// lab4_2
module lab4_2( 
              input wire      mode,
              input wire[2:0] opCode,
              input wire[3:0] value,
              input clk,
              input reset,
              output reg[9:0] result,
              output reg cacheFull,
              output reg invalidOp,
              output reg overflow);
For scale: ~2500 cells after synthesis, about 270 flip-flops, roughly 0.019 sq mm of cells after synthesis.
make LEC_CHECK=0 ABC_AREA=1 CAP_MARGIN=20 CORE_MARGIN=2 CORE_UTILIZATION=71 CTS_CLUSTER_SIZE=31 HOLD_SLACK_MARGIN=0.29 MIN_ROUTING_LAYER=met1 PLACE_DENSITY=0.67 SLEW_MARGIN=30 finish   # period 9.04 ns
run.sh (not shown) runs the stock make flow with config.mk's settings and CLKGATE_MAP_FILE=.
The baseline stopped in 5_1_grt with GRT-0232.
Then changed:
==> flow/config.mk (replaced) <==
export PLATFORM = sky130hd
export DESIGN_NAME = lab4_2
export DESIGN_NICKNAME = lab4_2
export VERILOG_FILES = /design/flow/design.v
export SDC_FILE = /design/flow/constraint.sdc
export NUM_CORES = 4
export LEC_CHECK = 0
export ABC_AREA = 1
export CAP_MARGIN = 20
export CORE_MARGIN = 2
export CORE_UTILIZATION = 68
export PLACE_DENSITY_LB_ADDON = 0.2
export SETUP_SLACK_MARGIN = 2.23
export SLEW_MARGIN = 20
==> flow/constraint.sdc (replaced) <==
create_clock -name core_clock -period 12.1 [get_ports {clk}]
set_input_delay 2.4200 -clock core_clock [delete_from_list [all_inputs] [get_ports {clk}]]
set_output_delay 2.4200 -clock core_clock [all_outputs]
set_load 0.01 [all_outputs]
=> The changed run finished with timing, DRC and antenna clean. Die size grows by a few percent. Area after synthesis does not change. Synthesized cell count is unchanged.
Then changed:
--- a/flow/config.mk
+++ b/flow/config.mk
@@ -9,6 +9,7 @@
 export CAP_MARGIN = 20
 export CORE_MARGIN = 2
-export CORE_UTILIZATION = 68
-export PLACE_DENSITY_LB_ADDON = 0.2
-export SETUP_SLACK_MARGIN = 2.23
+export CORE_UTILIZATION = 72
+export PLACE_DENSITY = 0.36
+export SETUP_SLACK_MARGIN = 1.89
 export SLEW_MARGIN = 20
+export TNS_END_PERCENT = 5
==> flow/constraint.sdc (replaced) <==
create_clock -name core_clock -period 6.78 [get_ports {clk}]
set_input_delay 1.3560 -clock core_clock [delete_from_list [all_inputs] [get_ports {clk}]]
set_output_delay 1.3560 -clock core_clock [all_outputs]
set_load 0.01 [all_outputs]
Result:
- With this change the flow died in 5_1_grt on GRT-0232
- synthesized area is unchanged
- synthesized cell count does not change
- die size came out lower by a few percent
Then changed:
==> flow/config.mk (replaced) <==
export PLATFORM = sky130hd
export DESIGN_NAME = lab4_2
export DESIGN_NICKNAME = lab4_2
export VERILOG_FILES = /design/flow/design.v
export SDC_FILE = /design/flow/constraint.sdc
export NUM_CORES = 4
export LEC_CHECK = 0
export CAP_MARGIN = 20
export CORE_MARGIN = 2
export CORE_UTILIZATION = 40
export MAX_ROUTING_LAYER = met4
export MIN_ROUTING_LAYER = met2
export PLACE_DENSITY_LB_ADDON = 0.17
export SLEW_MARGIN = 20
==> flow/constraint.sdc (replaced) <==
create_clock -name core_clock -period 12.5 [get_ports {clk}]
set_input_delay 2.5000 -clock core_clock [delete_from_list [all_inputs] [get_ports {clk}]]
set_output_delay 2.5000 -clock core_clock [all_outputs]
set_load 0.01 [all_outputs]
=> This time the run produced a clean layout; synthesized area is higher by 2.0%; die size came out higher by 81%; synthesized cell count is lower by 23%.

* * *

Starting RTL as in the previous note.
clock: 11.2 ns
lec_check: 0
abc_area: 1
cap_margin: 20
core_margin: 2
core_utilization: 72
cts_cluster_size: 74
place_density_lb_addon: 0.29
slew_margin: 40
Change:
--- a/flow/config.mk
+++ b/flow/config.mk
@@ -11,4 +11,6 @@
-export CORE_UTILIZATION = 72
-export CTS_CLUSTER_SIZE = 74
-export PLACE_DENSITY_LB_ADDON = 0.29
-export SLEW_MARGIN = 40
+export CORE_UTILIZATION = 71
+export CTS_CLUSTER_SIZE = 15
+export MIN_ROUTING_LAYER = met1
+export PLACE_DENSITY = 0.35
+export SETUP_SLACK_MARGIN = 2.77
+export SLEW_MARGIN = 30
==> flow/constraint.sdc (replaced) <==
create_clock -name core_clock -period 9.28 [get_ports {clk}]
set_input_delay 1.8560 -clock core_clock [delete_from_list [all_inputs] [get_ports {clk}]]
set_output_delay 1.8560 -clock core_clock [all_outputs]
set_load 0.01 [all_outputs]
Effect: With this change the flow aborted during global routing (5_1_grt). Synthesized area is unchanged. Die area climbs slightly. Synthesized cell count does not change.
Change:
==> flow/config.mk (replaced) <==
export PLATFORM = sky130hd
export DESIGN_NAME = lab4_2
export DESIGN_NICKNAME = lab4_2
export VERILOG_FILES = /design/flow/design.v
export SDC_FILE = /design/flow/constraint.sdc
export NUM_CORES = 4
export LEC_CHECK = 0
export CAP_MARGIN = 20
export CORE_MARGIN = 2
export CORE_UTILIZATION = 34
export SLEW_MARGIN = 20
==> flow/constraint.sdc (replaced) <==
create_clock -name core_clock -period 12.2 [get_ports {clk}]
set_input_delay 2.4400 -clock core_clock [delete_from_list [all_inputs] [get_ports {clk}]]
set_output_delay 2.4400 -clock core_clock [all_outputs]
set_load 0.01 [all_outputs]
After rerunning: Now the flow finished with timing, DRC and antenna clean. Die size grows by 110%. Area after synthesis went up by 2.0%. Synthesized cell count goes down by 23%.
Change:
--- a/flow/config.mk
+++ b/flow/config.mk
@@ -7,0 +8 @@
+export ABC_AREA = 1
@@ -10 +11,3 @@
-export CORE_UTILIZATION = 34
+export CORE_UTILIZATION = 72
+export PLACE_DENSITY = 0.36
+export SETUP_SLACK_MARGIN = 1.89
@@ -11,0 +15 @@
+export TNS_END_PERCENT = 5
==> flow/constraint.sdc (replaced) <==
create_clock -name core_clock -period 10.5 [get_ports {clk}]
set_input_delay 2.1000 -clock core_clock [delete_from_list [all_inputs] [get_ports {clk}]]
set_output_delay 2.1000 -clock core_clock [all_outputs]
set_load 0.01 [all_outputs]
What happened: The new run reached the layout checks and failed them: setup timing. Synthesized area came out lower slightly. Via count grows by a quarter to a third. Design area is higher slightly.

* * *

The RTL this note starts from:
==> flow/design.v <==
		`timescale 1ns / 1ps
module lab4_2( 
              input wire      mode,
              input wire[2:0] opCode,
              input wire[3:0] value,
              input clk,
              input reset,
              output reg[9:0] result,
              output reg cacheFull,
              output reg invalidOp,
              output reg overflow);
	reg [2:0] opcode_array[0:31];
	reg [3:0] value_array[0:31];
	integer i;
	reg [10:0] counter;
	reg [10:0] counter2;
	reg [20:0] p0;
	reg [20:0] p1;
	reg [10:0] temp_for_p0_p1_change;	
	reg temp_for_bit_change;
	reg [6:0] PC;
	reg [6:0] begin_PC;
	reg flag;
    always @(posedge clk or posedge reset) begin 
		if(reset) begin
			for(i=0;i<32;i=i+1)begin
				opcode_array[i] = 0;
				value_array[i] = 0;
			end
		   invalidOp = 0;  
			cacheFull = 0;
			overflow = 0;
		   counter = 0;	  
		   counter2= 0;	  
		   p0 = 0;	  
		   p1 = 0;  
		   PC = 0;
		   flag = 0;
		   begin_PC = 0;
		   result = 0;
		end else begin
			if(mode == 1) begin 
				temp_for_p0_p1_change = p0;
			   if(opcode_array[PC] == 0) begin		  
					p0 = p0 + value_array[PC]; 			  
			   end
			   if(opcode_array[PC] == 1) begin
					p0 = p0 + p1 + value_array[PC];				  
			   end
			   if(opcode_array[PC] == 2) begin
					p0 = p0 * p1 + value_array[PC];					
			   end
			   if(opcode_array[PC] == 4) begin 
					counter2 = 0;
					for(i=0;i<10;i=i+1) begin			
						if(p0[i] == 1) counter2 = counter2 + 1; 						
					end			
					p0 = counter2;	  
			   end
			   if(opcode_array[PC] == 5) begin
					for(i=0;i<5;i=i+1) begin
						temp_for_bit_change = p0[i];			
						p0[i] = p0[9-i];			
						p0[9-i] = temp_for_bit_change;
					end
			   end
			   if(opcode_array[PC] == 6) begin					
					begin_PC = value_array[PC];
			   end
			   flag = 0;
			   for(i=10;i<21;i=i+1)begin				  
					if (p0[i] == 1) flag = 1;
					p0[i] = 0;
			   end
				if(flag == 0) begin		
					overflow = 0;	
				end	
				else begin	
					overflow = 1;	
				end
				PC = PC + 1;
				if(PC >= counter) begin  
					PC = begin_PC;			  
				end
				p1 = temp_for_p0_p1_change; 
				result = p0;
			end else begin 
				if(opCode == 3 || opCode == 7)begin	
					invalidOp = 1;	
				end else begin			
					invalidOp = 0;	
					if(counter > 31) begin		
						cacheFull = 1;		
					end else begin	
						opcode_array[counter] = opCode;	
						value_array[counter] = value;	
						counter = counter + 1;
					end
				end
			end
		end 		
    end
endmodule
==> flow/config.mk <==
export PLATFORM = sky130hd
export DESIGN_NAME = lab4_2
export DESIGN_NICKNAME = lab4_2
export VERILOG_FILES = /design/flow/design.v
export SDC_FILE = /design/flow/constraint.sdc
export NUM_CORES = 4
export LEC_CHECK = 0
export CAP_MARGIN = 20
export CORE_MARGIN = 2
export CORE_UTILIZATION = 65
export SETUP_SLACK_MARGIN = 2.42
export SLEW_MARGIN = 20
==> flow/constraint.sdc <==
create_clock -name core_clock -period 8.82 [get_ports {clk}]
set_input_delay 1.7640 -clock core_clock [delete_from_list [all_inputs] [get_ports {clk}]]
set_output_delay 1.7640 -clock core_clock [all_outputs]
set_load 0.01 [all_outputs]
The first run finished but failed the layout checks on setup timing.
Then changed:
- ABC_AREA: default -> 1
- CORE_UTILIZATION: 65 -> 72
- PLACE_DENSITY_LB_ADDON: default -> 0.2
- SETUP_SLACK_MARGIN: 2.42 -> 2.23
- TNS_END_PERCENT: default -> 5
- clock period: 8.82 -> 7.47 ns (I/O delays scaled with it)
The changed run finished with setup timing left.
Via count rises by 35%.
Synthesized area falls by 2.0%.
Worst hold slack improves by 0.0066 ns.
Routed wire length rises by 31%.
Design area falls by 0.32%.
Utilization rises by 11 points.
Fmax is about the same.
Count of clock-buffer cells in the layout rises by 2.
Non-clock buffer count rises by 3.
Register-to-register slack degrades by 1.3 ns.
Cell count rises by 21%.
Then changed:
- CTS_CLUSTER_SIZE: default -> 100
- PLACE_DENSITY: default -> 0.36
- PLACE_DENSITY_LB_ADDON: 0.2 -> default
- SETUP_SLACK_MARGIN: 2.23 -> 1.89
- clock period: 7.47 -> 6.78 ns (I/O delays scaled with it)
What happened: With this change the flow ended with an error in global routing (5_1_grt); die area stays the same; synthesized cell count does not change; area after synthesis does not change.
Then changed:
- CORE_UTILIZATION: 72 -> 71
- CTS_CLUSTER_DIAMETER: default -> 271
- CTS_CLUSTER_SIZE: 100 -> 15
- MIN_ROUTING_LAYER: default -> met1
- PLACE_DENSITY: 0.36 -> default
- PLACE_DENSITY_LB_ADDON: default -> 0.24
- SETUP_SLACK_MARGIN: 1.89 -> default
- SLEW_MARGIN: 20 -> 30
- clock period: 6.78 -> 9.14 ns (I/O delays scaled with it)
=> This time the run completed and failed the layout checks on setup timing. Die size came out higher by 1.4%. Area after synthesis does not change. Synthesized cell count is unchanged.
